==> design.v <==
module adder #(parameter N = 64)
					(input logic [N-1:0] a, b,
					output logic [N-1:0] y);
	assign y = a + b;
endmodule
module alu (input logic [63:0] a, input logic [63:0] b, input logic [3:0] ALUControl,
				output logic [63:0] result, output logic zero);
	always_comb begin
		casez(ALUControl)
			4'b0000: result = a & b;
			4'b0001: result = a | b;
			4'b0010: result = a + b;
			4'b0110: result = a - b;
			4'b0111: result = b;
			default : result = 64'b1;
		endcase
		zero = result === '0 ? '1 : '0;
	end
endmodule
module aludec (input  logic [10:0] funct,  
					input  logic [1:0]  aluop,  
					output logic [3:0] alucontrol);  				
	always_comb
		if (aluop == 2'b00) alucontrol = 4'b0010;			 
		else if (aluop == 2'b01) alucontrol = 4'b0111; 	 
		else if((aluop == 2'b10)  & (funct == 11'b10001011000)) alucontrol = 4'b0010;	 
		else if((aluop == 2'b10)  & (funct == 11'b11001011000)) alucontrol = 4'b0110;	 
		else if((aluop == 2'b10)  & (funct == 11'b10001010000)) alucontrol = 4'b0000;	 
		else if((aluop == 2'b10)  & (funct == 11'b10101010000)) alucontrol = 4'b0001;	 
		else if((aluop == 2'b10)  & (funct == 11'b10010001000 || funct == 11'b10010001001)) alucontrol = 4'b0010;  
		else if((aluop == 2'b10)  & (funct == 11'b11010001000 || funct == 11'b11010001001)) alucontrol = 4'b0110;  
		else alucontrol = 4'b0000;
endmodule
module maindec(
    input logic [10:0] Op,
    output logic Reg2Loc, 
    output logic ALUSrc, 
    output logic MemtoReg, 
    output logic RegWrite, 
    output logic MemRead, 
    output logic MemWrite, 
    output logic Branch,
    output logic [1:0] ALUOp
);
    always_comb begin
        casez (Op)
            11'b111_1100_0010: {Reg2Loc, ALUSrc, MemtoReg, RegWrite, MemRead, MemWrite, Branch, ALUOp} = 9'b011110000; 
            11'b111_1100_0000: {Reg2Loc, ALUSrc, MemtoReg, RegWrite, MemRead, MemWrite, Branch, ALUOp} = 9'b110001000;
            11'b101_1010_0???: {Reg2Loc, ALUSrc, MemtoReg, RegWrite, MemRead, MemWrite, Branch, ALUOp} = 9'b100000101;
            11'b100_0101_1000, 
            11'b110_0101_1000, 
            11'b100_0101_0000, 
            11'b101_0101_0000: {Reg2Loc, ALUSrc, MemtoReg, RegWrite, MemRead, MemWrite, Branch, ALUOp} = 9'b000100010;
				11'b100_1000_100?,
				11'b110_1000_100?: {Reg2Loc, ALUSrc, MemtoReg, RegWrite, MemRead, MemWrite, Branch, ALUOp} = 9'b010100010;
            default: {Reg2Loc, ALUSrc, MemtoReg, RegWrite, MemRead, MemWrite, Branch, ALUOp} = 9'b000000000;
        endcase
    end
endmodule
module controller(input logic [10:0] instr,
						output logic [3:0] AluControl,						
						output logic reg2loc, regWrite, AluSrc, Branch,
											memtoReg, memRead, memWrite);
	logic [1:0] AluOp_s;
	maindec 	decPpal 	(.Op(instr), 
							.Reg2Loc(reg2loc), 
							.ALUSrc(AluSrc), 
							.MemtoReg(memtoReg), 
							.RegWrite(regWrite), 
							.MemRead(memRead), 
							.MemWrite(memWrite), 
							.Branch(Branch), 
							.ALUOp(AluOp_s));	
	aludec 	decAlu 	(.funct(instr), 
							.aluop(AluOp_s), 
							.alucontrol(AluControl));
endmodule
module flopr #(parameter N = 64) (input logic clk,
					input logic reset,
					input logic [N-1:0] d,
					output logic [N-1:0] q);
			always_ff @(posedge clk, posedge reset)
				if (reset) q <= 4'b0;
				else q <= d;
endmodule
module mux2 #(parameter N = 64)
				(input logic [N-1:0] d0, d1,
				input logic s,
				output logic [N-1:0] y);
	assign y = s ? d1 : d0;
endmodule
module sl2 #(parameter N = 64)
				(input logic [N-1:0] a,					
				output logic [N-1:0] y);
	assign y[0] = 1'b0;
	assign y[1] = 1'b0;
	assign y[63:2] = a[61:0];
endmodule
module signext(input logic [31:0] a, output logic [63:0] y);
	always_comb
		casez(a[31:21])
			11'b11111000010,  
			11'b11111000000:  
				y = {{55{a[20]}}, a[20:12]};  
			11'b10110100???:  
				y = {{45{a[23]}}, a[23:5]};  
			11'b100_1000_100?, 11'b110_1000_100?:  
				y = {{52{a[21]}}, a[21:10]};  
			default: y = 0;
		endcase
endmodule
module regfile(input logic clk, input logic we3, input logic [4:0] ra1,
					input logic [4:0] ra2, input logic [4:0] wa3, input logic [63:0] wd3,
					output logic [63:0] rd1, output logic [63:0] rd2);
	logic [63:0] registers [0:30];
	always @(*) begin
	  rd1 <= (ra1 == 5'd31) ? 64'd0 : registers[ra1];
	  rd2 <= (ra2 == 5'd31) ? 64'd0 : registers[ra2];
	end
	always_ff @(posedge clk) begin
	  if (we3 == 1 && wa3 != 5'd31) begin
			registers[wa3] <= wd3;
	  end
	end
endmodule
module fetch #(parameter N = 64)(input logic PCSrc_F,clk,reset,
					input logic [N-1:0] PCBranch_F,
					output logic [N-1:0] imem_addr_F);
	logic [N-1:0] add_out;
	logic [N-1:0] mux2_out;
	mux2 #(N) mux(add_out, PCBranch_F, PCSrc_F, mux2_out);
	flopr #(N) pc(clk, reset, mux2_out, imem_addr_F);
	adder #(N) add(imem_addr_F, N'('d4), add_out);
endmodule
module decode #(parameter N = 64)
					(input logic regWrite_D, reg2loc_D, clk,
					input logic [N-1:0] writeData3_D,
					input logic [31:0] instr_D,
					output logic [N-1:0] signImm_D, readData1_D, readData2_D, 
					input logic [4:0] wa3_D);  
	logic [4:0] ra2;			
	mux2 	#(5) 	ra2mux	(.d0(instr_D[20:16]), .d1(instr_D[4:0]), .s(reg2loc_D), .y(ra2));
	regfile 		registers(.clk(clk), .we3(regWrite_D), .ra1(instr_D[9:5]), .ra2(ra2), .wa3(wa3_D), 
								 .wd3(writeData3_D), .rd1(readData1_D), .rd2(readData2_D));
	signext 		ext		(.a(instr_D), .y(signImm_D));	
endmodule
module execute #(parameter N = 64)  
(
					input logic AluSrc,
					input logic [3:0] AluControl,
					input logic [N-1:0] PC_E, signImm_E, readData1_E, readData2_E,
					output logic [N-1:0] PCBranch_E, aluResult_E, writeData_E,
					output logic zero_E
	);
	logic [N-1:0] MUX_out;
	logic [N-1:0] sl2_out;
	sl2 sl2(signImm_E,sl2_out);
	mux2 mux(readData2_E, signImm_E, AluSrc, MUX_out);
	adder adder(PC_E,sl2_out,PCBranch_E);
	alu alu(readData1_E,MUX_out,AluControl,aluResult_E, zero_E);
	assign writeData_E = readData2_E;
endmodule
module memory 	(input logic Branch_M, zero_M,					
					output logic PCSrc_M);
	assign PCSrc_M = Branch_M & zero_M;
endmodule
module writeback #(parameter N = 64)
					(input logic [N-1:0] aluResult_W, DM_readData_W,
					input logic memtoReg,
					output logic [N-1:0] writeData3_W);					
	mux2 #(64) MtoRmux (.d0(aluResult_W), .d1(DM_readData_W), .s(memtoReg), .y(writeData3_W));
endmodule
module datapath #(parameter N = 64)
					(input logic reset, clk,
					input logic reg2loc,									
					input logic AluSrc,
					input logic [3:0] AluControl,
					input logic	Branch,
					input logic memRead,
					input logic memWrite,
					input logic regWrite,	
					input logic memtoReg,									
					input logic [31:0] IM_readData,
					input logic [N-1:0] DM_readData,
					output logic [N-1:0] IM_addr, DM_addr, DM_writeData,
					output logic DM_writeEnable, DM_readEnable );					
	logic PCSrc;
	logic [N-1:0] PCBranch_E, aluResult_E, writeData_E, writeData3; 
	logic [N-1:0] signImm_D, readData1_D, readData2_D;
	logic zero_E;
	logic [95:0] qIF_ID;
	logic [270:0] qID_EX;
	logic [202:0] qEX_MEM;
	logic [134:0] qMEM_WB;
	fetch 	#(64) 	FETCH 	(.PCSrc_F(PCSrc),
										.clk(clk),
										.reset(reset),
										.PCBranch_F(qEX_MEM[197:134]),
										.imem_addr_F(IM_addr));								
	flopr 	#(96)		IF_ID 	(.clk(clk),
										.reset(reset), 
										.d({IM_addr, IM_readData}),
										.q(qIF_ID));
	decode 	#(64) 	DECODE 	(.regWrite_D(qMEM_WB[134]),
										.reg2loc_D(reg2loc), 
										.clk(clk),
										.writeData3_D(writeData3),
										.instr_D(qIF_ID[31:0]), 
										.signImm_D(signImm_D), 
										.readData1_D(readData1_D),
										.readData2_D(readData2_D),
										.wa3_D(qMEM_WB[4:0]));				
	flopr 	#(271)	ID_EX 	(.clk(clk),
										.reset(reset), 
										.d({AluSrc, AluControl, Branch, memRead, memWrite, regWrite, memtoReg,	
											qIF_ID[95:32], signImm_D, readData1_D, readData2_D, qIF_ID[4:0]}),
										.q(qID_EX));	
	execute 	#(64) 	EXECUTE 	(.AluSrc(qID_EX[270]),
										.AluControl(qID_EX[269:266]),
										.PC_E(qID_EX[260:197]), 
										.signImm_E(qID_EX[196:133]), 
										.readData1_E(qID_EX[132:69]), 
										.readData2_E(qID_EX[68:5]), 
										.PCBranch_E(PCBranch_E), 
										.aluResult_E(aluResult_E), 
										.writeData_E(writeData_E), 
										.zero_E(zero_E));											
	flopr 	#(203)	EX_MEM 	(.clk(clk),
										.reset(reset), 
										.d({qID_EX[265:261], PCBranch_E, zero_E, aluResult_E, writeData_E, qID_EX[4:0]}),
										.q(qEX_MEM));	
	memory				MEMORY	(.Branch_M(qEX_MEM[202]), 
										.zero_M(qEX_MEM[133]), 
										.PCSrc_M(PCSrc));
	assign DM_writeData = qEX_MEM[68:5];
	assign DM_addr = qEX_MEM[132:69];
	assign DM_writeEnable = qEX_MEM[200];
	assign DM_readEnable = qEX_MEM[201];
	flopr 	#(135)	MEM_WB 	(.clk(clk),
										.reset(reset), 
										.d({qEX_MEM[199:198], qEX_MEM[132:69],	DM_readData, qEX_MEM[4:0]}),
										.q(qMEM_WB));
	writeback #(64) 	WRITEBACK (.aluResult_W(qMEM_WB[132:69]), 
										.DM_readData_W(qMEM_WB[68:5]), 
										.memtoReg(qMEM_WB[133]), 
										.writeData3_W(writeData3));		
endmodule
module processor_arm #(parameter N = 64)
							(input logic CLOCK_50, reset,
							output logic [N-1:0] IM_addr,
							input  logic [31:0] IM_readData,
							output logic [N-1:0] DM_writeData, DM_addr,
							output logic DM_writeEnable, DM_readEnable,
							input  logic [N-1:0] DM_readData);
	logic [31:0] q;
	logic [3:0] AluControl;
	logic reg2loc, regWrite, AluSrc, Branch, memtoReg, memRead, memWrite;
	logic [10:0] instr;
	assign q = IM_readData;
	controller 		c 			(.instr(instr), 
									.AluControl(AluControl), 
									.reg2loc(reg2loc), 
									.regWrite(regWrite), 
									.AluSrc(AluSrc), 
									.Branch(Branch),
									.memtoReg(memtoReg), 
									.memRead(memRead), 
									.memWrite(memWrite));
	datapath #(64) dp 		(.reset(reset), 
									.clk(CLOCK_50), 
									.reg2loc(reg2loc), 
									.AluSrc(AluSrc), 
									.AluControl(AluControl), 
									.Branch(Branch), 
									.memRead(memRead),
									.memWrite(memWrite), 
									.regWrite(regWrite), 
									.memtoReg(memtoReg), 
									.IM_readData(q), 
									.DM_readData(DM_readData), 
									.IM_addr(IM_addr), 
									.DM_addr(DM_addr), 
									.DM_writeData(DM_writeData), 
									.DM_writeEnable(DM_writeEnable), 
									.DM_readEnable(DM_readEnable));				
	flopr #(11)		IF_ID_TOP(.clk(CLOCK_50),
									.reset(reset), 
									.d(q[31:21]), 
									.q(instr));
endmodule
==> run.sh <==
#!/bin/bash
# the make line also repeats each setting of config.mk as NAME=value (left out here)
make -C /OpenROAD-flow-scripts/flow DESIGN_CONFIG=/design/flow/config.mk WORK_HOME=/design/flow/orfs CLKGATE_MAP_FILE= finish
==> config.mk <==
export PLATFORM = sky130hd
export DESIGN_NAME = processor_arm
export DESIGN_NICKNAME = processor_arm
export VERILOG_FILES = /design/flow/design.v
export SDC_FILE = /design/flow/constraint.sdc
export NUM_CORES = 4
export LEC_CHECK = 0
export CAP_MARGIN = 20
export CORE_MARGIN = 2
export CORE_UTILIZATION = 66
export SETUP_SLACK_MARGIN = 1.68
export SLEW_MARGIN = 20
==> constraint.sdc <==
create_clock -name core_clock -period 6.77 [get_ports {CLOCK_50}]
set_input_delay 1.3540 -clock core_clock [delete_from_list [all_inputs] [get_ports {CLOCK_50}]]
set_output_delay 1.3540 -clock core_clock [all_outputs]
set_load 0.01 [all_outputs]
==> results.ini, run 1 <==
[status]
status=finished with violations
violations=setup timing

[critical_path]
required_ns=7.59
startpoint=dp.ID_EX.q[270]$_DFF_PP0_
start_kind=flop
cp_num_cells=29
cp_max_fo=6
rr_worst_depth=29
worstPathArrival_ns=8.15
slowest_delay_ns=0.54
cp_top_family=simple AND/OR/NAND/NOR gates
r2r_slack_ns=-0.56
crit_path_top_delay_cell=or4_4
timing.rr.start=dp.ID_EX.q[270]$_DFF_PP0_
path_class=flop to flop
r2r_end=dp.EX_MEM.q[133]$_DFF_PP0_
crit_buf_inv=4
crit_path_end=dp.EX_MEM.q[133]$_DFF_PP0_
cp-end-kind=flop
path_common_cell=or4_4

[final_timing]
maxSlewViolCount=0
timing.slew.headroom_pct=16.5
min_period_ns=7.33
finalClockPeriodUsage_pct=108
setup_viol=1
clock-skew-final_ns=0.0662
timing.final.ws_setup_ns=-0.561
rsz0062_at_grt=true
setup_tns_ns=-0.561
hold_viol=0
worst_pin_slew_ns=1.25
fmax_mhz=136

[pwr]
leakage_uw=0.0549
comb_power_uw=8140
p_sw_share_pct=27.9
pg_seq_uw=20900
p_per_area_nw_per_um2=303
power_frac_seq_pct=46.8
power_leader=sequential cells
p_sw_uw=12500
clkPwrFrac_pct=34.9
p_comb_share_pct=18.3
p_int_uw=32100
p_clk_uw=15600
peakVddDrop_mv=0.359

[global_route]
grt_pass1_vias=93400
grt_max_degree=161
antenna_found_initial=23
track_usage_pct=44.6
gr-total-overflow=0
grt_pass1_wl_um=633000

[cts]
cts_tree=built
cts_buffers=292
cts-root-buf=clkbuf_16
clk_latency_ns=0.95
clock_sinks=2705
clk_path_buf_depth=4
cts_max_level=5
clk_pin_slew_worst_paths_ns=0.06
cts_hold_buf=0

[drt]
drc=0
vias=95400
route.detailed.wl_per_inst_um=33.3
drtPass1Iterations=7
wirelength_um=444000
drt-initial-drc-count=15500
viasPerCell=7.16
ant_nets=0

[synthesis]
ys_seq_share_pct=60.7
ys_sh_mux_pct=12.2
ys_ff=2705
ys_sh_simple_pct=12.6
netlist_area_um2=128000
ys_sh_aoi_pct=8.17
synth.net_count=10300
ys_warn_count=11
synthXorXnorAreaFrac_pct=1.49
yosysUniqueCellTypes=89
ys.flop_type=edfxtp_1
ys_sh_adder_pct=1.70
synth.logic.top_family=simple AND/OR/NAND/NOR gates
yosysCellCount=10100
async_flop_share_pct=26.7
synthCells=10100
topCellsByArea=edfxtp_1 47%, dfrtp_1 14%, mux4_2 10%
edf_count=1984
top_cells_by_count=2265 x nand2_1, 1984 x edfxtp_1, 721 x dfrtp_1
ys_chip_area_um2=128000
synth.largest_area_cell=edfxtp_1
yosysMostFrequentCell=nand2_1
synthesis.area_per_instance_um2=12.6
yosys.area.top_type_share_pct=46.6

[job]
drv_cap=0
warnings=64

[place]
post-dp-hpwl_um=262000
post-place-ws_ns=-0.971
port_buffers=291
dpl.cell_count=12800
routabilityCongestion=1.04
dpl-instance-area_um2=137000

[floorplan]
fp.dieArea_um2=197000
coreArea_um2=192000
fp.dieH_um=444
die_x_um=444
rows=161
io_pins=292
fp_util_pct=66.4

[cells_and_area]
nets=10800
combGateArea_um2=47300
finalNonFillerCells=13300
post-route-util_pct=76.5
final_area_um2=147000
syn_to_final_growth_pct=15.2
ff_latch_area_um2=77600
nFillCells=11600

[min_path]
min_from=dp.IF_ID.q[58]$_DFF_PP0_
hold_depth=0
hold_path_end=dp.ID_EX.q[223]$_DFF_PP0_
min-delay-path-class=flop to flop

==> through the flow <==
step,hold slack (ns),total power [uW]
6_report,0.347,44600
5_1_grt,0.349,45600
4_1_cts,0.339,44200
3_5_place_dp,0.335,28700
3_3_place_gp,0.332,28600
2_1_floorplan,0.331,24900
==> per-layer routing <==
layer,track usage [%],part of all wire [%]
met1,58.3,33
met2,65.0,43
met5,0,0.014
met3,12.5,14
met4,32.1,8.7
==> cell type report <==
| class | instances | area share, % |
|---|---|---|
| timing repair buffer | 1006 | 6.44 |
| clock buffer | 383 | 5.48 |
| clock inverter | 122 | 0.782 |
| sequential | 2705 | 52.8 |
| antenna | 20 | 0.0340 |
| inverter | 83 | 0.216 |
| multi-input combinational | 6481 | 32.1 |
| tap | 2526 | 2.15 |
==> timing repair <==
action / 4_1_cts / 5_1_grt
cloned: 2 / 5
pin swaps: 27 / 34
buffers inserted: 22 / 15
setup endpoints to repair: 45 / 82
gates resized: 92 / 94
==> run 2: changes to the inputs <==
Settings changed: CORE_UTILIZATION 66 to 34, SETUP_SLACK_MARGIN 1.68 to unset.
Clock period 6.77 ns to 9.5 ns, I/O delays scaled along.
==> results.ini, run 2 <==
[status]
status=complete, no violations

[cts]
cts_hold_buf=0  ; unchanged
clk_path_buf_depth=4  ; unchanged
clk_pin_slew_worst_paths_ns=0.07  ; about the same
clk_latency_ns=0.90  ; -0.05 ns
cts_tree=built
post_cts_buffers=0  ; -100%
cts_buffers=286  ; -2.1%
clock_sinks=2705  ; unchanged
cts_max_level=5  ; unchanged
cts-root-buf=clkbuf_16

[drt]
drc=0  ; unchanged
ant_nets=0  ; unchanged
wirelength_um=452000  ; +1.8%
drt-initial-drc-count=11100  ; -28%
vias=90800  ; -4.9%
route.detailed.wl_per_inst_um=29.6  ; -11%
drtPass1Iterations=8  ; +1
viasPerCell=5.94  ; -17%

[global_route]
grt_pass1_wl_um=641000  ; +1.4%
gr-total-overflow=0  ; unchanged
top_usage_layer=met2
met2_usage_pct=36.3  ; -29 points
antenna_found_initial=21  ; -8.7%
grt_util_met1_pct=29.5  ; -29 points
grt_max_degree=176  ; +9.3%
track_usage_pct=23.0  ; -22 points
met3_usage_pct=4.15  ; -8.4 points
grt_pass1_vias=88400  ; -5.4%

[floorplan]
fp_util_pct=34.1  ; -32 points
die_x_um=617  ; +39%
io_pins=292  ; unchanged
fp.dieH_um=617  ; +39%
coreArea_um2=375000  ; +95%
rows=225  ; +40%
fp.dieArea_um2=381000  ; +93%

[final_timing]
timing.final.ws_setup_ns=0.498  ; +1.06 ns
fmax_mhz=111  ; -19%
timing.slew.headroom_pct=20.4  ; +3.9 points
rsz0062_at_grt=false
clock-skew-final_ns=0.0614  ; -0.00477 ns
worst_pin_slew_ns=1.19  ; -0.0558 ns
hold_viol=0  ; unchanged
setup_viol=0  ; -1
min_period_ns=9.00  ; +1.67 ns
finalClockPeriodUsage_pct=94.8  ; -14 points
maxSlewViolCount=0  ; unchanged

[pwr]
peakVddDrop_mv=0.141  ; -61%
p_clk_uw=11300  ; -28%
p_sw_uw=8850  ; -29%
p_per_area_nw_per_um2=215  ; -29%
leakage_uw=0.0520  ; -5.2%
clkPwrFrac_pct=36.2  ; +1.3 points
pg_seq_uw=15000  ; -28%
p_comb_share_pct=15.4  ; -2.9 points
comb_power_uw=4800  ; -41%
power_leader=sequential cells
p_sw_share_pct=28.5  ; +0.53 points
p_int_uw=22300  ; -31%
power_frac_seq_pct=48.4  ; +1.6 points

[synthesis]
ys_sh_adder_pct=1.70  ; unchanged
ys_warn_count=11  ; unchanged
yosys.area.top_type_share_pct=46.6  ; unchanged
topCellsByArea=edfxtp_1 47%, dfrtp_1 14%, mux4_2 10%
synth.logic.top_family=simple AND/OR/NAND/NOR gates
ys_sh_aoi_pct=8.17  ; unchanged
yosysUniqueCellTypes=89  ; unchanged
top_cells_by_count=2265 x nand2_1, 1984 x edfxtp_1, 721 x dfrtp_1
synth.net_count=10300  ; unchanged
edf_count=1984  ; unchanged
ys_ff=2705  ; unchanged
ys.flop_type=edfxtp_1
yosysCellCount=10100  ; unchanged
ys_seq_share_pct=60.7  ; unchanged
async_flop_share_pct=26.7  ; unchanged
netlist_area_um2=128000  ; unchanged
ys_sh_simple_pct=12.6  ; unchanged
synth.largest_area_cell=edfxtp_1
yosysMostFrequentCell=nand2_1
ys_sh_mux_pct=12.2  ; unchanged
synthCells=10100  ; unchanged
ys_chip_area_um2=128000  ; unchanged
synthesis.area_per_instance_um2=12.6  ; unchanged
synthXorXnorAreaFrac_pct=1.49  ; unchanged

[critical_path]
required_ns=10.31  ; +2.72 ns
r2r_end=dp.EX_MEM.q[133]$_DFF_PP0_
timing.rr.start=dp.ID_EX.q[270]$_DFF_PP0_
rr_worst_depth=28  ; -3.4%
cp_top_family=simple AND/OR/NAND/NOR gates
start_kind=flop
path_class=flop to flop
crit_path_end=dp.EX_MEM.q[133]$_DFF_PP0_
cp_max_fo=7  ; +1
crit_path_top_delay_cell=or4_1
crit_buf_inv=2  ; -2
path_common_cell=or4_1
cp-end-kind=flop
worstPathArrival_ns=9.81  ; +1.66 ns
startpoint=dp.ID_EX.q[270]$_DFF_PP0_
slowest_delay_ns=0.66  ; +0.12 ns
r2r_slack_ns=0.50  ; +1.06 ns
cp_num_cells=28  ; -3.4%

[cells_and_area]
nets=10300  ; -4.8%
combGateArea_um2=46500  ; -1.7%
syn_to_final_growth_pct=13.4
final_area_um2=145000  ; -1.5%
ff_latch_area_um2=77700  ; about the same
nFillCells=34900  ; +200%

[min_path]
hold_depth=0  ; unchanged
min_from=dp.IF_ID.q[62]$_DFF_PP0_
hold_path_end=dp.ID_EX.q[227]$_DFF_PP0_
min-delay-path-class=flop to flop

[place]
port_buffers=291  ; unchanged
post-place-ws_ns=0.575  ; +1.55 ns
post-dp-hpwl_um=269000  ; +2.7%
routabilityCongestion=0.942  ; -9.2%
dpl-instance-area_um2=136000  ; -0.79%

[job]
warnings=81  ; +27%
drv_cap=0  ; unchanged

## run 2: repair_timing
action | in CTS | in global routing
endpoints found under the hold margin | 0 | 0
gates resized | 0 | 1
endpoints found under the setup margin | 0 | 1
## run 2: per-stage QoR
step	instances	setup TNS, ns	util [%]	hold slack, ns	power, uW
finish	15300	0	38.7	0.297	31100
global placement	14800	0	36.1	0.334	19900
CTS	15300	0	38.6	0.296	31200
global route	15300	0	38.6	0.311	32000
detailed placement	14800	0	36.2	0.335	20000
floorplan	10100	-1640.79	-	0.331	17700
## run 2: metal layers
| layer | wire length, um | up-vias |
|---|---|---|
| met3 | 45200 | 1157 |
| met1 | 169000 | 46200 |
| met5 | 55 | - |
| met4 | 31500 | 8 |
| li1 | - | 37800 |
| met2 | 207000 | 5631 |
## run 2: layout make-up
class	count	share of cell area, %
well taps	4994	4.31
clock inverters	130	0.811
multi-input cells	6477	32.1
clock buffers	387	5.62
inverters	83	0.218
diodes	14	0.0242
repair buffers	500	3.36
flip-flops and latches	2705	53.6
==> run 3: changes to the inputs <==
Settings changed: CORE_UTILIZATION 34 to 40.
Clock period 9.5 ns to 10.0 ns, I/O delays scaled along.
==> results.ini, run 3 <==
[final_timing]
timing.slew.headroom_pct=23.0  ; +2.5 points
fmax_mhz=107  ; -3.5%
maxSlewViolCount=0  ; unchanged
finalClockPeriodUsage_pct=93.3  ; -1.5 points
clock-skew-final_ns=0.0566  ; -0.00483 ns
setup_viol=0  ; unchanged
min_period_ns=9.33  ; +0.329 ns
hold_viol=0  ; unchanged
setup_tns_ns=0  ; unchanged
rsz0062_at_grt=false
worst_pin_slew_ns=1.13  ; -0.0672 ns

[synthesis]
yosys.area.top_type_share_pct=46.6  ; unchanged
async_flop_share_pct=26.7  ; unchanged
ys.flop_type=edfxtp_1
topCellsByArea=edfxtp_1 47%, dfrtp_1 14%, mux4_2 10%
synth.logic.top_family=simple AND/OR/NAND/NOR gates
ys_warn_count=11  ; unchanged
top_cells_by_count=2265 x nand2_1, 1984 x edfxtp_1, 721 x dfrtp_1
ys_ff=2705  ; unchanged
yosysCellCount=10100  ; unchanged
netlist_area_um2=128000  ; unchanged
yosysUniqueCellTypes=89  ; unchanged
synth.net_count=10300  ; unchanged
ys_sh_adder_pct=1.70  ; unchanged
ys_sh_simple_pct=12.6  ; unchanged
synthesis.area_per_instance_um2=12.6  ; unchanged
ys_seq_share_pct=60.7  ; unchanged
ys_chip_area_um2=128000  ; unchanged
ys_sh_aoi_pct=8.17  ; unchanged
synth.largest_area_cell=edfxtp_1
synthXorXnorAreaFrac_pct=1.49  ; unchanged
synthCells=10100  ; unchanged
ys_sh_mux_pct=12.2  ; unchanged
yosysMostFrequentCell=nand2_1
edf_count=1984  ; unchanged

[floorplan]
die_x_um=569  ; -7.8%
io_pins=292  ; unchanged
fp_util_pct=40.2  ; +6.1 points
fp.dieH_um=569  ; -7.8%
fp.dieArea_um2=324000  ; -15%
coreArea_um2=318000  ; -15%
rows=207  ; -8.0%

[global_route]
grt_pass1_vias=87700  ; -0.84%
grt_max_degree=149  ; -15%
track_usage_pct=26.9  ; +3.8 points
gr-total-overflow=0  ; unchanged
antenna_found_initial=25  ; +19%
grt_pass1_wl_um=633000  ; -1.3%

[place]
dpl.cell_count=13900  ; -5.6%
post-dp-hpwl_um=266000  ; -1.1%
port_buffers=291  ; unchanged
routabilityCongestion=0.968  ; +2.7%

[pwr]
p_sw_share_pct=28.1  ; -0.39 points
clkPwrFrac_pct=37.7  ; +1.5 points
p_int_uw=21700  ; -2.5%
p_comb_share_pct=15.0  ; -0.4 points
p_per_area_nw_per_um2=209  ; -2.8%
power_frac_seq_pct=47.3  ; -1.1 points
p_sw_uw=8470  ; -4.3%
leakage_uw=0.0523  ; +0.61%
comb_power_uw=4520  ; -5.8%
peakVddDrop_mv=0.150  ; +6.7%
power_leader=sequential cells
p_clk_uw=11400  ; about the same
pg_seq_uw=14300  ; -5%

[min_path]
hold_depth=0  ; unchanged
hold_path_end=dp.ID_EX.q[236]$_DFF_PP0_
min-delay-path-class=flop to flop
min_from=dp.IF_ID.q[71]$_DFF_PP0_

[critical_path]
r2r_slack_ns=0.67  ; +0.17 ns
slowest_delay_ns=0.64  ; -0.02 ns
crit_buf_inv=2  ; unchanged
path_class=flop to flop
crit_path_end=dp.EX_MEM.q[133]$_DFF_PP0_
required_ns=10.80  ; +0.49 ns
cp_num_cells=27  ; -3.6%
cp_max_fo=20  ; +13
startpoint=dp.ID_EX.q[270]$_DFF_PP0_
crit_path_top_delay_cell=dfrtp_4
timing.rr.start=dp.ID_EX.q[270]$_DFF_PP0_
r2r_end=dp.EX_MEM.q[133]$_DFF_PP0_
worstPathArrival_ns=10.13  ; +0.32 ns
cp-end-kind=flop
start_kind=flop
cp_top_family=simple AND/OR/NAND/NOR gates
rr_worst_depth=27  ; -3.6%

[cts]
clock_sinks=2705  ; unchanged
post_cts_buffers=0  ; unchanged
clk_path_buf_depth=4  ; unchanged
cts-root-buf=clkbuf_16
cts_tree=built
cts_hold_buf=0  ; unchanged
cts_resized=0  ; unchanged
clk_latency_ns=0.92  ; +0.02 ns
cts_buffers=303  ; +5.9%
cts_max_level=5  ; unchanged
clk_pin_slew_worst_paths_ns=0.06  ; about the same

[cells_and_area]
ff_latch_area_um2=77700  ; unchanged
syn_to_final_growth_pct=13.2
combGateArea_um2=46500  ; about the same
nFillCells=27800  ; -20%
nets=10300  ; +0.049%
finalNonFillerCells=14500  ; -5.2%

[status]
status=complete, no violations

[drt]
vias=90100  ; -0.72%
drtPass1Iterations=6  ; -2
route.detailed.wl_per_inst_um=30.8  ; +4.1%
drt-initial-drc-count=10900  ; -1.9%
drc=0  ; unchanged
ant_nets=0  ; unchanged
wirelength_um=446000  ; -1.4%
viasPerCell=6.22  ; +4.8%

[job]
drv_cap=0  ; unchanged
warnings=87  ; +7.4%

[run 3: per-layer routing]
metal / GRT usage (%) / up-vias / wire (um)
li1: - / 37900 / -
met1: 36.4 / 46100 / 176000
met2: 40.7 / 5043 / 199000
met3: 4.86 / 1039 / 41600
met4: 15.3 / 22 / 28700
met5: 0 / - / 146
[run 3: through the flow]
| stage | power [uW] | worst slack [ns] | hold slack, ns | util [%] | instance area (um^2) |
|---|---|---|---|---|---|
| floorplan | 16900 | -1.88 | 0.331 | - | 128000 |
| global placement | 18900 | 0.919 | 0.334 | 42.3 | 134000 |
| detailed placement | 18900 | 0.736 | 0.335 | 42.3 | 134000 |
| CTS | 30300 | 0.644 | 0.342 | 45.5 | 145000 |
| global route | 31100 | 0.269 | 0.348 | 45.5 | 145000 |
| finish | 30200 | 0.669 | 0.337 | 45.5 | 145000 |
[run 3: area by class of cell]
class	count	area share (%)
Inverter	83	0.218
Antenna cell	7	0.0121
Tap cell	4180	3.62
Clock inverter	145	1.14
Timing Repair Buffer	488	3.30
Multi-Input combinational cell	6477	32.2
Clock buffer	406	5.86
Sequential cell	2705	53.7
==> run 4: changes to the inputs <==
Settings changed: ABC_AREA set to 1, CTS_CLUSTER_SIZE set to 77, MAX_ROUTING_LAYER set to met4.
==> results.ini, run 4 <==
[drt]
ant_nets=0  ; unchanged
route.detailed.wl_per_inst_um=29.1  ; -5.5%
vias=111000  ; +24%
viasPerCell=5.97  ; -3.9%
drtPass1Iterations=6  ; unchanged
drc=0  ; unchanged
wirelength_um=541000  ; +21%
drt-initial-drc-count=15200  ; +39%

[cts]
clock_sinks=2705  ; unchanged
cts_tree=built
cts_buffers=299  ; -1.3%
cts-root-buf=clkbuf_16
post_cts_buffers=0  ; unchanged
clk_latency_ns=0.95  ; +0.03 ns
clk_path_buf_depth=4  ; unchanged
cts_resized=0  ; unchanged
cts_hold_buf=0  ; unchanged
cts_max_level=5  ; unchanged
clk_pin_slew_worst_paths_ns=0.06  ; about the same

[critical_path]
worstPathArrival_ns=7.45  ; -2.68 ns
path_class=flop to flop
startpoint=dp.ID_EX.q[196]$_DFF_PP0_
cp-end-kind=flop
crit_path_top_delay_cell=nand2_2
start_kind=flop
required_ns=10.82  ; +0.02 ns
rr_worst_depth=32  ; +19%
cp_top_family=simple AND/OR/NAND/NOR gates
r2r_end=dp.EX_MEM.q[133]$_DFF_PP0_
crit_buf_inv=4  ; +2
crit_path_end=dp.EX_MEM.q[133]$_DFF_PP0_
r2r_slack_ns=3.37  ; +2.70 ns
slowest_delay_ns=0.83  ; +0.19 ns
cp_num_cells=32  ; +19%
timing.rr.start=dp.ID_EX.q[196]$_DFF_PP0_
path_common_cell=nand2_1
cp_max_fo=45  ; +130%

[final_timing]
min_period_ns=6.63  ; -2.70 ns
hold_viol=0  ; unchanged
rsz0062_at_grt=false
fmax_mhz=151  ; +41%
worst_pin_slew_ns=1.30  ; +0.174 ns
timing.final.ws_setup_ns=3.37  ; +2.70 ns
maxSlewViolCount=0  ; unchanged
finalClockPeriodUsage_pct=66.3  ; -27 points
timing.slew.headroom_pct=13.3  ; -9.6 points
clock-skew-final_ns=0.0546  ; -0.00202 ns
setup_viol=0  ; unchanged

[synthesis]
yosysUniqueCellTypes=55  ; -38%
synth.net_count=14400  ; +40%
top_cells_by_count=3369 x nand2_1, 1984 x edfxtp_1, 1510 x nand3_1
ys_sh_adder_pct=1.24  ; -0.46 points
synthCells=14200  ; +40%
async_flop_share_pct=26.7  ; unchanged
ys.flop_type=edfxtp_1
synthesis.area_per_instance_um2=9.28  ; -26%
ys_sh_simple_pct=20.6  ; +8.0 points
ys_sh_aoi_pct=11.9  ; +3.7 points
ys_seq_share_pct=58.8  ; -1.9 points
yosys.area.top_type_share_pct=45.2  ; -1.5 points
yosysMostFrequentCell=nand2_1
netlist_area_um2=132000  ; +3.3%
topCellsByArea=edfxtp_1 45%, dfrtp_1 14%, nand2_1 9.6%
synthXorXnorAreaFrac_pct=1.09  ; -0.41 points
synth.logic.top_family=simple AND/OR/NAND/NOR gates
edf_count=1984  ; unchanged
ys_chip_area_um2=132000  ; +3.3%
yosysCellCount=14200  ; +40%
synth.largest_area_cell=edfxtp_1
ys_ff=2705  ; unchanged
ys_warn_count=11  ; unchanged
ys_sh_mux_pct=0.546  ; -12 points

[pwr]
comb_power_uw=4940  ; +9.3%
p_int_uw=21000  ; -3.1%
p_per_area_nw_per_um2=203  ; -2.5%
p_comb_share_pct=16.4  ; +1.4 points
peakVddDrop_mv=0.130  ; -14%
clkPwrFrac_pct=37.2  ; -0.5 points
power_frac_seq_pct=46.4  ; -0.9 points
p_clk_uw=11200  ; about the same
pg_seq_uw=13900  ; -3%
power_leader=sequential cells
p_sw_uw=9040  ; +6.7%
p_sw_share_pct=30.1  ; +2.0 points
leakage_uw=0.0569  ; +8.8%

[floorplan]
fp.dieH_um=578  ; +1.6%
io_pins=292  ; unchanged
coreArea_um2=328000  ; +3.0%
die_x_um=578  ; +1.6%
rows=210  ; +1.4%
fp.dieArea_um2=334000  ; +3.2%
fp_util_pct=40.3  ; +0.090 points

[job]
drv_cap=0  ; unchanged
warnings=87  ; unchanged

[global_route]
gr-total-overflow=0  ; unchanged
antenna_found_initial=41  ; +64%
grt_max_degree=181  ; +21%
track_usage_pct=32.5  ; +5.7 points
grt_pass1_wl_um=762000  ; +20%
met2_usage_pct=48.3  ; +7.6 points
top_usage_layer=met2
met3_usage_pct=6.26  ; +1.4 points
grt_pass1_vias=104000  ; +18%
grt_util_met1_pct=42.7  ; +6.3 points

[cells_and_area]
nets=14200  ; +38%
post-route-util_pct=45.1  ; -0.33 points
syn_to_final_growth_pct=12.1
nFillCells=30800  ; +11%

[place]
port_buffers=291  ; unchanged
routabilityCongestion=1.02  ; +5.1%
post-dp-hpwl_um=329000  ; +24%
post-place-ws_ns=3.55  ; +2.82 ns

[min_path]
hold_depth=0  ; unchanged
hold_path_end=dp.EX_MEM.q[201]$_DFF_PP0_
min_from=dp.ID_EX.q[264]$_DFF_PP0_
min-delay-path-class=flop to flop

[status]
status=complete, no violations

-- run 4: area by class of cell --
type | count | area [um^2] | area share, %
antenna | 31 | 77.6 | 0.0525
clock buffer | 420 | 8460 | 5.72
clock inverter | 131 | 1420 | 0.959
inverter | 813 | 3120 | 2.11
multi-input combinational | 9687 | 47000 | 31.8
sequential | 2705 | 77600 | 52.5
tap | 4346 | 5440 | 3.68
timing repair buffer | 494 | 4750 | 3.21
-- run 4: stage by stage --
stage | area, um^2 | setup TNS [ns] | cells | hold slack [ns] | power (uW)
6_report | 148000 | 0 | 18600 | 0.339 | 30100
5_1_grt | 148000 | 0 | 18600 | 0.345 | 30900
4_1_cts | 148000 | 0 | 18600 | 0.335 | 30100
3_5_place_dp | 138000 | 0 | 18000 | 0.335 | 19000
3_3_place_gp | 138000 | 0 | 18000 | 0.332 | 19000
2_1_floorplan | 132000 | -1352.39 | 14200 | 0.331 | 16500
-- run 4: per-layer routing --
metal  wire (um)  up-vias
met5           0        -
met4       30200        0
met3       61500     1405
met2      237000     7224
met1      213000    54000
li1            -    48700
==> run 5: changes to the inputs <==
Settings changed: ABC_AREA 1 to unset, CORE_UTILIZATION 40 to 72, CTS_CLUSTER_DIAMETER set to 50, CTS_CLUSTER_SIZE 77 to unset, MAX_ROUTING_LAYER met4 to unset, PLACE_DENSITY_LB_ADDON set to 0.24, TNS_END_PERCENT set to 5.
Clock period 10.0 ns to 9.23 ns, I/O delays scaled along.
==> results.ini, run 5 <==
[status]
status=complete, no violations

[cts]
cts_buffers=292  ; -2.3%
clk_pin_slew_worst_paths_ns=0.06  ; about the same
cts_resized=0  ; unchanged
cts_max_level=5  ; unchanged
clock_sinks=2705  ; unchanged
cts-root-buf=clkbuf_16
post_cts_buffers=0  ; unchanged
cts_tree=built
clk_latency_ns=0.98  ; +0.03 ns
cts_hold_buf=0  ; unchanged
clk_path_buf_depth=4  ; unchanged

[cells_and_area]
combGateArea_um2=46500  ; -1.1%
ff_latch_area_um2=77600  ; about the same
nets=10300  ; -28%
syn_to_final_growth_pct=10.7
nFillCells=9163  ; -70%
final_area_um2=141000  ; -4.3%

[place]
routabilityCongestion=1.06  ; +4.2%
dpl-instance-area_um2=132000  ; -4.2%
post-dp-hpwl_um=257000  ; -22%
port_buffers=291  ; unchanged

[synthesis]
yosysCellCount=10100  ; -29%
synth.logic.top_family=simple AND/OR/NAND/NOR gates
yosysUniqueCellTypes=89  ; +62%
ys_ff=2705  ; unchanged
ys.flop_type=edfxtp_1
netlist_area_um2=128000  ; -3.1%
synth.largest_area_cell=edfxtp_1
synthXorXnorAreaFrac_pct=1.49  ; +0.41 points
ys_sh_mux_pct=12.2  ; +12 points
synth.net_count=10300  ; -28%
topCellsByArea=edfxtp_1 47%, dfrtp_1 14%, mux4_2 10%
ys_chip_area_um2=128000  ; -3.1%
ys_sh_aoi_pct=8.17  ; -3.7 points
ys_seq_share_pct=60.7  ; +1.9 points
yosysMostFrequentCell=nand2_1
ys_warn_count=11  ; unchanged
async_flop_share_pct=26.7  ; unchanged
yosys.area.top_type_share_pct=46.6  ; +1.5 points
top_cells_by_count=2265 x nand2_1, 1984 x edfxtp_1, 721 x dfrtp_1
synthCells=10100  ; -29%
edf_count=1984  ; unchanged
synthesis.area_per_instance_um2=12.6  ; +36%
ys_sh_simple_pct=12.6  ; -8.0 points
ys_sh_adder_pct=1.70  ; +0.46 points

[drt]
route.detailed.wl_per_inst_um=34.7  ; +20%
wirelength_met1_um=135000  ; -36%
drt-initial-drc-count=16600  ; +9.5%
ant_nets=0  ; unchanged
wl_met3_um=70300  ; +14%
drc=0  ; unchanged
dr_wl_met2_um=191000  ; -19%
viasPerCell=7.59  ; +27%
top_layer=met5
drtPass1Iterations=7  ; +1
vias=95700  ; -14%
wirelength_um=438000  ; -19%

[pwr]
pg_seq_uw=15400  ; +10%
p_comb_share_pct=15.8  ; -0.6 points
p_sw_uw=8950  ; -1.0%
power_leader=sequential cells
clkPwrFrac_pct=36.1  ; -1.1 points
total_power_uw=32000  ; +6.4%
comb_power_uw=5070  ; +3%
power_frac_seq_pct=48.1  ; +1.7 points
peakVddDrop_mv=0.192  ; +48%
leakage_uw=0.0519  ; -8.8%
p_per_area_nw_per_um2=226  ; +11%
p_int_uw=23000  ; +9.6%
p_sw_share_pct=28.0  ; -2.1 points
p_clk_uw=11500  ; about the same

[job]
warnings=134  ; +54%
drv_cap=0  ; unchanged

[global_route]
gr-total-overflow=0  ; unchanged
grt_max_degree=174  ; -3.9%
grt_pass1_vias=94400  ; -8.9%
antenna_found_initial=30  ; -27%
track_usage_pct=48.4  ; +16 points
grt_pass1_wl_um=629000  ; -17%

[critical_path]
cp-end-kind=flop
start_kind=flop
crit_buf_inv=3  ; -1
rr_worst_depth=29  ; -9.4%
cp_top_family=simple AND/OR/NAND/NOR gates
r2r_slack_ns=0.57  ; -2.80 ns
cp_num_cells=29  ; -9.4%
crit_path_top_delay_cell=or4_1
timing.rr.start=dp.ID_EX.q[270]$_DFF_PP0_
slowest_delay_ns=0.69  ; -0.14 ns
crit_path_end=dp.EX_MEM.q[133]$_DFF_PP0_
cp_max_fo=6  ; -87%
r2r_end=dp.EX_MEM.q[133]$_DFF_PP0_
path_common_cell=or4_1
required_ns=10.04  ; -0.78 ns
worstPathArrival_ns=9.47  ; +2.02 ns
path_class=flop to flop
startpoint=dp.ID_EX.q[270]$_DFF_PP0_

[final_timing]
setup_viol=0  ; unchanged
setup_tns_ns=0  ; unchanged
clock-skew-final_ns=0.0819  ; +0.0273 ns
rsz0062_at_grt=false
hold_viol=0  ; unchanged
fmax_mhz=115  ; -23%
maxSlewViolCount=0  ; unchanged
min_period_ns=8.66  ; +2.03 ns
timing.slew.headroom_pct=16.9  ; +3.6 points
worst_pin_slew_ns=1.24  ; -0.0570 ns
finalClockPeriodUsage_pct=93.8  ; +28 points

[min_path]
hold_path_end=dp.ID_EX.q[248]$_DFF_PP0_
hold_depth=0  ; unchanged
min-delay-path-class=flop to flop
min_from=dp.IF_ID.q[83]$_DFF_PP0_

[floorplan]
fp.dieArea_um2=181000  ; -46%
io_pins=292  ; unchanged
die_x_um=425  ; -26%
coreArea_um2=176000  ; -46%
rows=154  ; -27%
fp_util_pct=72.5  ; +32 points
fp.dieH_um=425  ; -26%

-- run 5: final cells by class --
cell class	instances	share of cell area [%]
Antenna cell	16	0.0283
Timing Repair Buffer	475	3.39
Sequential cell	2705	54.9
Tap cell	2340	2.07
Multi-Input combinational cell	6477	32.8
Clock buffer	406	5.84
Inverter	83	0.223
Clock inverter	104	0.721
-- run 5: stage by stage --
| step | util [%] | std cells | worst slack, ns | hold WS, ns |
|---|---|---|---|---|
| 2_1_floorplan | - | 10100 | -2.49 | 0.331 |
| 3_3_place_gp | 74.9 | 12100 | 0.622 | 0.332 |
| 3_5_place_dp | 75.0 | 12100 | 0.717 | 0.335 |
| 4_1_cts | 80.2 | 12600 | 0.632 | 0.342 |
| 5_1_grt | 80.2 | 12600 | 0.253 | 0.347 |
| 6_report | 80.2 | 12600 | 0.569 | 0.344 |
-- run 5: routing by layer --
metal,GRT usage (%),vias up
li1,-,37800
met1,61.7,46000
met2,70.8,9330
met3,15.3,2504
met4,35.0,18
met5,0,-
==> run 6: changes to the inputs <==
Settings changed: CORE_UTILIZATION 72 to 18, CTS_CLUSTER_DIAMETER 50 to unset, PLACE_DENSITY_LB_ADDON 0.24 to unset, TNS_END_PERCENT 5 to unset.
Clock period 9.23 ns to 10.9 ns, I/O delays scaled along.
==> results.ini, run 6 <==
[critical_path]
timing.rr.start=dp.ID_EX.q[270]$_DFF_PP0_
cp_max_fo=45  ; +39
crit_buf_inv=1  ; -2
crit_path_top_delay_cell=a2111oi_1
crit_path_cell_trace=buf_4 -> mux2i_1 -> o211ai_1 -> nor3_1 -> nand4_1 -> nor2_1 -> nand4b_1 -> or3b_2 -> o31ai_1 -> o21ai_0 -> xnor2_1 -> ha_1 -> a21oi_1 -> o21ai_0 -> a221oi_1 -> o21ai_0 -> a2111oi_1 -> o31ai_1 -> xnor2_1 -> a221o_1 -> or4b_1 -> or4_1 -> or4_1 -> nor4_2
startpoint=dp.ID_EX.q[270]$_DFF_PP0_
path_class=flop to flop
required_ns=11.73  ; +1.69 ns
r2r_end=dp.EX_MEM.q[133]$_DFF_PP0_
start_kind=flop
cp-end-kind=flop
r2r_slack_ns=1.54  ; +0.97 ns
rr_worst_depth=24  ; -17%
crit_path_end=dp.EX_MEM.q[133]$_DFF_PP0_
slowest_delay_ns=0.86  ; +0.17 ns
worstPathArrival_ns=10.20  ; +0.73 ns
path_common_cell=o21ai_0
cp_top_family=AND-OR/OR-AND gates
cp_num_cells=24  ; -17%

[cts]
clk_pin_slew_worst_paths_ns=0.06  ; about the same
cts_hold_buf=0  ; unchanged
clk_latency_ns=0.98  ; about the same
clock_sinks=2705  ; unchanged
cts_buffers=292  ; unchanged
cts_max_level=5  ; unchanged
cts_resized=0  ; unchanged
clk_path_buf_depth=4  ; unchanged
post_cts_buffers=0  ; unchanged
cts-root-buf=clkbuf_16
cts_tree=built

[drt]
wirelength_um=466000  ; +6.5%
drtPass1Iterations=7  ; unchanged
drt-initial-drc-count=10800  ; -35%
route.detailed.wl_per_inst_um=23.6  ; -32%
viasPerCell=4.53  ; -40%
drc=0  ; unchanged
ant_nets=0  ; unchanged
vias=89600  ; -6.3%

[status]
status=complete, no violations

[synthesis]
netlist_area_um2=128000  ; unchanged
yosysCellCount=10100  ; unchanged
ys_sh_adder_pct=1.70  ; unchanged
ys_seq_share_pct=60.7  ; unchanged
ys_sh_simple_pct=12.6  ; unchanged
ys_ff=2705  ; unchanged
synth.net_count=10300  ; unchanged
synth.largest_area_cell=edfxtp_1
ys_chip_area_um2=128000  ; unchanged
yosysUniqueCellTypes=89  ; unchanged
ys_warn_count=11  ; unchanged
synthesis.area_per_instance_um2=12.6  ; unchanged
ys_sh_mux_pct=12.2  ; unchanged
async_flop_share_pct=26.7  ; unchanged
edf_count=1984  ; unchanged
top_cells_by_count=2265 x nand2_1, 1984 x edfxtp_1, 721 x dfrtp_1
synth.logic.top_family=simple AND/OR/NAND/NOR gates
ys_sh_aoi_pct=8.17  ; unchanged
topCellsByArea=edfxtp_1 47%, dfrtp_1 14%, mux4_2 10%
synthXorXnorAreaFrac_pct=1.49  ; unchanged
yosysMostFrequentCell=nand2_1
yosys.area.top_type_share_pct=46.6  ; unchanged
synthCells=10100  ; unchanged
ys.flop_type=edfxtp_1

[final_timing]
timing.slew.headroom_pct=21.8  ; +4.8 points
worst_pin_slew_ns=1.16  ; -0.0817 ns
rsz0062_at_grt=false
fmax_mhz=107  ; -7.5%
setup_viol=0  ; unchanged
finalClockPeriodUsage_pct=85.9  ; -7.9 points
min_period_ns=9.36  ; +0.703 ns
timing.final.ws_setup_ns=1.54  ; +0.967 ns
clock-skew-final_ns=0.0879  ; +0.00603 ns
hold_viol=0  ; unchanged
maxSlewViolCount=0  ; unchanged

[global_route]
track_usage_pct=12.4  ; -36 points
gr-total-overflow=0  ; unchanged
antenna_found_initial=60  ; +100%
grt_pass1_wl_um=652000  ; +3.6%
grt_pass1_vias=86500  ; -8.3%
grt_max_degree=158  ; -9.2%

[pwr]
clkPwrFrac_pct=36.8  ; +0.7 points
p_comb_share_pct=15.2  ; -0.6 points
leakage_uw=0.0521  ; +0.31%
power_leader=sequential cells
p_sw_uw=7960  ; -11%
power_frac_seq_pct=48.0  ; about the same
peakVddDrop_mv=0.152  ; -21%
pg_seq_uw=13200  ; -14%
p_int_uw=19600  ; -15%
p_clk_uw=10100  ; -10%
total_power_uw=27500  ; -14%
p_sw_share_pct=28.9  ; +0.97 points
p_per_area_nw_per_um2=183  ; -19%
comb_power_uw=4180  ; -18%

[floorplan]
rows=309  ; +100%
io_pins=292  ; unchanged
fp_util_pct=18.1  ; -54 points
die_x_um=847  ; +99%
fp.dieArea_um2=717000  ; +300%
fp.dieH_um=847  ; +99%
coreArea_um2=708000  ; +300%

[job]
drv_cap=0  ; unchanged
warnings=115  ; -14%

[min_path]
hold_depth=0  ; unchanged
hold_path_end=dp.ID_EX.q[227]$_DFF_PP0_
min_from=dp.IF_ID.q[62]$_DFF_PP0_
min-delay-path-class=flop to flop

[place]
post-dp-hpwl_um=289000  ; +13%
routabilityCongestion=0.917  ; -13%
post-place-ws_ns=1.59  ; +0.875 ns
port_buffers=291  ; unchanged

[cells_and_area]
nets=10300  ; +0.068%
syn_to_final_growth_pct=18.0

[run 6: stage by stage]
step | cell area, um^2 | hold slack (ns) | setup TNS, ns | std cells | utilization, %
2_1_floorplan | 128000 | 0.331 | -833.27 | 10100 | -
3_3_place_gp | 141000 | 0.333 | 0 | 19200 | 19.9
3_5_place_dp | 141000 | 0.335 | 0 | 19200 | 19.9
4_1_cts | 151000 | 0.299 | 0 | 19800 | 21.3
5_1_grt | 151000 | 0.322 | 0 | 19800 | 21.3
6_report | 151000 | 0.307 | 0 | 19800 | 21.3
[run 6: final cells by class]
class,instances,area [um^2]
clock inverter,145,1480
sequential,2705,77700
inverter,83,315
timing repair buffer,482,4670
fill,74900,557000
tap,9485,11900
clock buffer,386,8170
multi-input combinational,6477,46500
antenna,32,80.1
[run 6: per-layer routing]
| layer | global-route usage (%) | share of wire [%] | vias up |
|---|---|---|---|
| li1 | - | - | 37900 |
| met1 | 15.2 | 37 | 45700 |
| met2 | 20.0 | 46 | 4991 |
| met3 | 2.73 | 9.7 | 1079 |
| met4 | 7.23 | 6.9 | 18 |
| met5 | 0 | 0.025 | - |
==> run 7: changes to the inputs <==
Settings changed: CAP_MARGIN 20 to 15, CORE_UTILIZATION 18 to 70, CTS_CLUSTER_DIAMETER set to 29, CTS_CLUSTER_SIZE set to 43, HOLD_SLACK_MARGIN set to 0.29, SETUP_SLACK_MARGIN set to 1.68.
Clock period 10.9 ns to 6.77 ns, I/O delays scaled along.
==> results.ini, run 7 <==
[final_timing]
fmax_mhz=141  ; +32%
rsz0062_at_grt=true
min_period_ns=7.12  ; -2.25 ns
setup_tns_ns=-0.345  ; -0.345 ns
finalClockPeriodUsage_pct=105  ; +19 points
fin_worst_hold_slack_ns=0.339  ; +0.0313 ns
setup_viol=1  ; +1
timing.slew.headroom_pct=18.2  ; -3.6 points
clock-skew-final_ns=0.0930  ; +0.00504 ns
timing.final.ws_setup_ns=-0.345  ; -1.88 ns
maxSlewViolCount=0  ; unchanged
hold_viol=0  ; unchanged
worst_pin_slew_ns=1.23  ; +0.0656 ns

[synthesis]
yosysUniqueCellTypes=89  ; unchanged
synth.logic.top_family=simple AND/OR/NAND/NOR gates
synthesis.area_per_instance_um2=12.6  ; unchanged
yosys.area.top_type_share_pct=46.6  ; unchanged
ys_sh_mux_pct=12.2  ; unchanged
ys_sh_simple_pct=12.6  ; unchanged
async_flop_share_pct=26.7  ; unchanged
ys.flop_type=edfxtp_1
synth.largest_area_cell=edfxtp_1
synth.net_count=10300  ; unchanged
edf_count=1984  ; unchanged
yosysMostFrequentCell=nand2_1
ys_warn_count=11  ; unchanged
synthXorXnorAreaFrac_pct=1.49  ; unchanged
top_cells_by_count=2265 x nand2_1, 1984 x edfxtp_1, 721 x dfrtp_1
netlist_area_um2=128000  ; unchanged
yosysCellCount=10100  ; unchanged
ys_sh_aoi_pct=8.17  ; unchanged
ys_seq_share_pct=60.7  ; unchanged
ys_ff=2705  ; unchanged
synthCells=10100  ; unchanged
ys_chip_area_um2=128000  ; unchanged
ys_sh_adder_pct=1.70  ; unchanged
topCellsByArea=edfxtp_1 47%, dfrtp_1 14%, mux4_2 10%

[cts]
cts_buffers=494  ; +69%
cts_tree=built
cts_hold_buf=0  ; unchanged
clk_pin_slew_worst_paths_ns=0.05  ; about the same
cts-root-buf=clkbuf_16
clk_latency_ns=1.04  ; +0.06 ns
clock_sinks=2705  ; unchanged
clk_path_buf_depth=4  ; unchanged
cts_max_level=5  ; unchanged

[drt]
viasPerCell=7.49  ; +65%
route.detailed.wl_per_inst_um=34.9  ; +48%
vias=101000  ; +13%
ant_nets=0  ; unchanged
drt-initial-drc-count=18100  ; +67%
wirelength_um=472000  ; +1.2%
drtPass1Iterations=9  ; +2
drc=0  ; unchanged

[min_path]
min-delay-path-class=flop to flop
hold_path_end=dp.ID_EX.q[202]$_DFF_PP0_
hold_depth=0  ; unchanged
min_from=dp.IF_ID.q[37]$_DFF_PP0_

[critical_path]
r2r_end=dp.EX_MEM.q[133]$_DFF_PP0_
rr_worst_depth=30  ; +25%
crit_buf_inv=7  ; +6
cp_num_cells=30  ; +25%
required_ns=7.64  ; -4.09 ns
path_common_cell=buf_4
crit_path_end=dp.EX_MEM.q[133]$_DFF_PP0_
worstPathArrival_ns=7.99  ; -2.21 ns
slowest_delay_ns=0.56  ; -0.30 ns
cp-end-kind=flop
crit_path_top_delay_cell=or4_4
start_kind=flop
path_class=flop to flop
cp_max_fo=26  ; -42%
startpoint=dp.ID_EX.q[270]$_DFF_PP0_
cp_top_family=simple AND/OR/NAND/NOR gates
timing.rr.start=dp.ID_EX.q[270]$_DFF_PP0_
r2r_slack_ns=-0.35  ; -1.88 ns

[place]
routabilityCongestion=1.04  ; +13%
post-place-ws_ns=-1.04  ; -2.64 ns
port_buffers=291  ; unchanged
dpl.cell_count=12500  ; -35%
dpl-instance-area_um2=136000  ; -3.8%
post-dp-hpwl_um=257000  ; -11%

[global_route]
track_usage_pct=50.2  ; +38 points
top_usage_layer=met2
met3_usage_pct=18.5  ; +16 points
antenna_found_initial=28  ; -53%
grt_pass1_wl_um=672000  ; +3.0%
gr-total-overflow=0  ; unchanged
grt_util_met1_pct=62.5  ; +47 points
grt_max_degree=168  ; +6.3%
met2_usage_pct=72.5  ; +52 points
grt_pass1_vias=101000  ; +17%

[pwr]
pg_seq_uw=20900  ; +58%
peakVddDrop_mv=0.341  ; +120%
power_leader=the clock network
clkPwrFrac_pct=46.1  ; +9.3 points
p_int_uw=39200  ; +100%
comb_power_uw=8270  ; +98%
leakage_uw=0.0583  ; +12%
p_per_area_nw_per_um2=351  ; +92%
p_comb_share_pct=15.3  ; about the same
power_frac_seq_pct=38.6  ; -9.4 points
p_clk_uw=25000  ; +150%
p_sw_uw=15000  ; +88%
p_sw_share_pct=27.6  ; -1.3 points

[cells_and_area]
finalNonFillerCells=13500  ; -32%
syn_to_final_growth_pct=20.8
nets=10900  ; +6.5%
nFillCells=8185  ; -89%
combGateArea_um2=47500  ; +2.1%
ff_latch_area_um2=77600  ; about the same
final_area_um2=154000  ; +2.4%

[floorplan]
fp.dieH_um=431  ; -49%
io_pins=292  ; unchanged
coreArea_um2=181000  ; -74%
fp.dieArea_um2=186000  ; -74%
fp_util_pct=70.6  ; +52 points
rows=156  ; -50%
die_x_um=431  ; -49%

[job]
drv_cap=0  ; unchanged
warnings=63  ; -45%

[status]
violations=setup timing
status=finished with violations

==> run 7: what timing repair did <==
item                                   CTS  global route
setup endpoints to repair               41            74
cloned                                   1             4
resized                                125           120
pin swaps                               52            46
buffers inserted                        38            33
endpoints found under the hold margin    0             0
==> run 7: routing by layer <==
layer,share of wire (%),up-vias
li1,-,39400
met1,31,48500
met2,43,10300
met3,17,2900
met4,9.4,26
met5,0.077,-
==> run 7: through the flow <==
stage | utilization [%] | total power, uW
floorplan | - | 24900
global placement | 74.9 | 28400
detailed placement | 74.9 | 28500
CTS | 84.7 | 53400
global route | 85.2 | 55100
finish | 85.2 | 54200
==> run 7: final cells by class <==
class	instances	area share (%)
Sequential cell	2705	50.3
Multi-Input combinational cell	6480	30.7
Clock buffer	574	8.53
Timing Repair Buffer	949	5.85
Clock inverter	335	2.43
Tap cell	2370	1.92
Inverter	83	0.206
Antenna cell	19	0.0308
==> run 8: changes to the inputs <==
Settings changed: CAP_MARGIN 15 to 20, CORE_UTILIZATION 70 to 72, CTS_CLUSTER_DIAMETER 29 to unset, CTS_CLUSTER_SIZE 43 to 17, HOLD_SLACK_MARGIN 0.29 to unset, PLACE_DENSITY_LB_ADDON set to 0.26, SETUP_SLACK_MARGIN 1.68 to -0.53.
Clock period 6.77 ns to 5.45 ns, I/O delays scaled along.
==> results.ini, run 8 <==
[critical_path]
cp_num_cells=30  ; unchanged
crit_buf_inv=4  ; -3
crit_path_top_delay_cell=or4_4
path_class=flop to flop
cp_max_fo=6  ; -77%
r2r_end=dp.EX_MEM.q[133]$_DFF_PP0_
slowest_delay_ns=0.55  ; about the same
r2r_slack_ns=-2.20  ; -1.85 ns
startpoint=dp.ID_EX.q[270]$_DFF_PP0_
required_ns=6.25  ; -1.39 ns
crit_path_end=dp.EX_MEM.q[133]$_DFF_PP0_
start_kind=flop
rr_worst_depth=30  ; unchanged
timing.rr.start=dp.ID_EX.q[270]$_DFF_PP0_
worstPathArrival_ns=8.45  ; +0.46 ns
cp_top_family=simple AND/OR/NAND/NOR gates
cp-end-kind=flop

[synthesis]
synthXorXnorAreaFrac_pct=1.49  ; unchanged
edf_count=1984  ; unchanged
netlist_area_um2=128000  ; unchanged
synthCells=10100  ; unchanged
ys_sh_aoi_pct=8.17  ; unchanged
topCellsByArea=edfxtp_1 47%, dfrtp_1 14%, mux4_2 10%
ys_ff=2705  ; unchanged
ys_seq_share_pct=60.7  ; unchanged
yosysUniqueCellTypes=89  ; unchanged
yosys.area.top_type_share_pct=46.6  ; unchanged
ys_chip_area_um2=128000  ; unchanged
ys_sh_simple_pct=12.6  ; unchanged
async_flop_share_pct=26.7  ; unchanged
yosysMostFrequentCell=nand2_1
synth.logic.top_family=simple AND/OR/NAND/NOR gates
synthesis.area_per_instance_um2=12.6  ; unchanged
synth.largest_area_cell=edfxtp_1
yosysCellCount=10100  ; unchanged
ys_warn_count=11  ; unchanged
ys_sh_adder_pct=1.70  ; unchanged
ys.flop_type=edfxtp_1
ys_sh_mux_pct=12.2  ; unchanged
synth.net_count=10300  ; unchanged
top_cells_by_count=2265 x nand2_1, 1984 x edfxtp_1, 721 x dfrtp_1

[drt]
viasPerCell=7.55  ; +0.80%
drt-initial-drc-count=18400  ; +1.4%
route.detailed.wl_per_inst_um=34.5  ; -1.2%
ant_nets=0  ; unchanged
drc=0  ; unchanged
vias=101000  ; -0.63%
wirelength_um=460000  ; -2.6%
drtPass1Iterations=10  ; +1

[global_route]
grt_util_met1_pct=62.8  ; +0.21 points
top_usage_layer=met2
grt_max_degree=113  ; -33%
grt_pass1_vias=100000  ; -0.75%
met3_usage_pct=18.8  ; +0.28 points
grt_pass1_wl_um=662000  ; -1.4%
gr-total-overflow=0  ; unchanged
antenna_found_initial=39  ; +39%
met2_usage_pct=73.7  ; +1.2 points
track_usage_pct=50.9  ; +0.74 points

[floorplan]
io_pins=292  ; unchanged
die_x_um=425  ; -1.4%
fp.dieArea_um2=181000  ; -2.8%
coreArea_um2=176000  ; -2.7%
rows=154  ; -1.3%
fp_util_pct=72.5  ; +1.9 points
fp.dieH_um=425  ; -1.4%

[final_timing]
fin_worst_hold_slack_ns=0.347  ; +0.00885 ns
maxSlewViolCount=0  ; unchanged
finalClockPeriodUsage_pct=140  ; +35 points
rsz0062_at_grt=true
timing.slew.headroom_pct=23.1  ; +4.9 points
worst_pin_slew_ns=1.12  ; -0.106 ns
hold_viol=0  ; unchanged
timing.final.ws_setup_ns=-2.20  ; -1.85 ns
min_period_ns=7.65  ; +0.530 ns
setup_tns_ns=-8.86  ; -8.52 ns
fmax_mhz=131  ; -6.9%
setup_viol=23  ; +22
clock-skew-final_ns=0.0726  ; -0.0204 ns

[cts]
cts_hold_buf=0  ; unchanged
clk_latency_ns=0.98  ; -0.06 ns
cts_tree=built
clock_sinks=2705  ; unchanged
cts_max_level=5  ; unchanged
cts-root-buf=clkbuf_16
clk_path_buf_depth=4  ; unchanged
cts_buffers=285  ; -42%
clk_pin_slew_worst_paths_ns=0.06  ; about the same

[place]
dpl-instance-area_um2=138000  ; +2.1%
post-dp-hpwl_um=269000  ; +4.8%
post-place-ws_ns=-2.34  ; -1.30 ns
port_buffers=291  ; unchanged
routabilityCongestion=1.08  ; +3.9%

[job]
drv_cap=0  ; unchanged
warnings=48  ; -24%

[pwr]
pg_seq_uw=25800  ; +23%
p_clk_uw=19000  ; -24%
comb_power_uw=10600  ; +28%
power_frac_seq_pct=46.6  ; +8.0 points
p_comb_share_pct=19.1  ; +3.8 points
power_leader=sequential cells
p_sw_share_pct=28.2  ; +0.63 points
clkPwrFrac_pct=34.3  ; -12 points
p_int_uw=39800  ; +1.4%
peakVddDrop_mv=0.442  ; +30%
p_sw_uw=15700  ; +4.7%
p_per_area_nw_per_um2=374  ; +6.6%
leakage_uw=0.0558  ; -4.3%

[min_path]
min_from=dp.ID_EX.q[1]$_DFF_PP0_
min-delay-path-class=flop to flop
hold_depth=0  ; unchanged
hold_path_end=dp.EX_MEM.q[1]$_DFF_PP0_

[status]
status=finished with violations
violations=setup timing

[cells_and_area]
final_area_um2=148000  ; -4.0%
post-route-util_pct=84.1  ; -1.2 points
nets=11000  ; +0.46%
syn_to_final_growth_pct=16.0

[run 8: layer usage]
| metal | wire length [um] | vias up |
|---|---|---|
| li1 | - | 39300 |
| met2 | 198000 | 10300 |
| met5 | 545 | - |
| met1 | 138000 | 47800 |
| met4 | 45600 | 42 |
| met3 | 77500 | 3062 |
[run 8: repair_timing]
action / in CTS / in global routing
gates resized: 39 / 90
setup buffers: 10 / 17
cloned: 1 / 0
pin swaps: 13 / 35
endpoints found under the setup margin: 16 / 17
hold endpoints to repair: 0 / 0
[run 8: cell type report]
class	instances	area (um^2)
Fill cell	8353	28100
Clock inverter	114	1000
Inverter	83	315
Tap cell	2340	2930
Sequential cell	2705	77600
Multi-Input combinational cell	6477	47100
Clock buffer	378	7900
Antenna cell	15	37.5
Timing Repair Buffer	1211	11300
[run 8: metrics by stage]
stage	cells	power [uW]
floorplan	10100	30900
detailed placement	12800	36000
global route	13300	56500
finish	13300	55500
CTS	13300	54600
global placement	12800	35700
Power figures rest on the tool's default switching activity, not on a simulated workload.
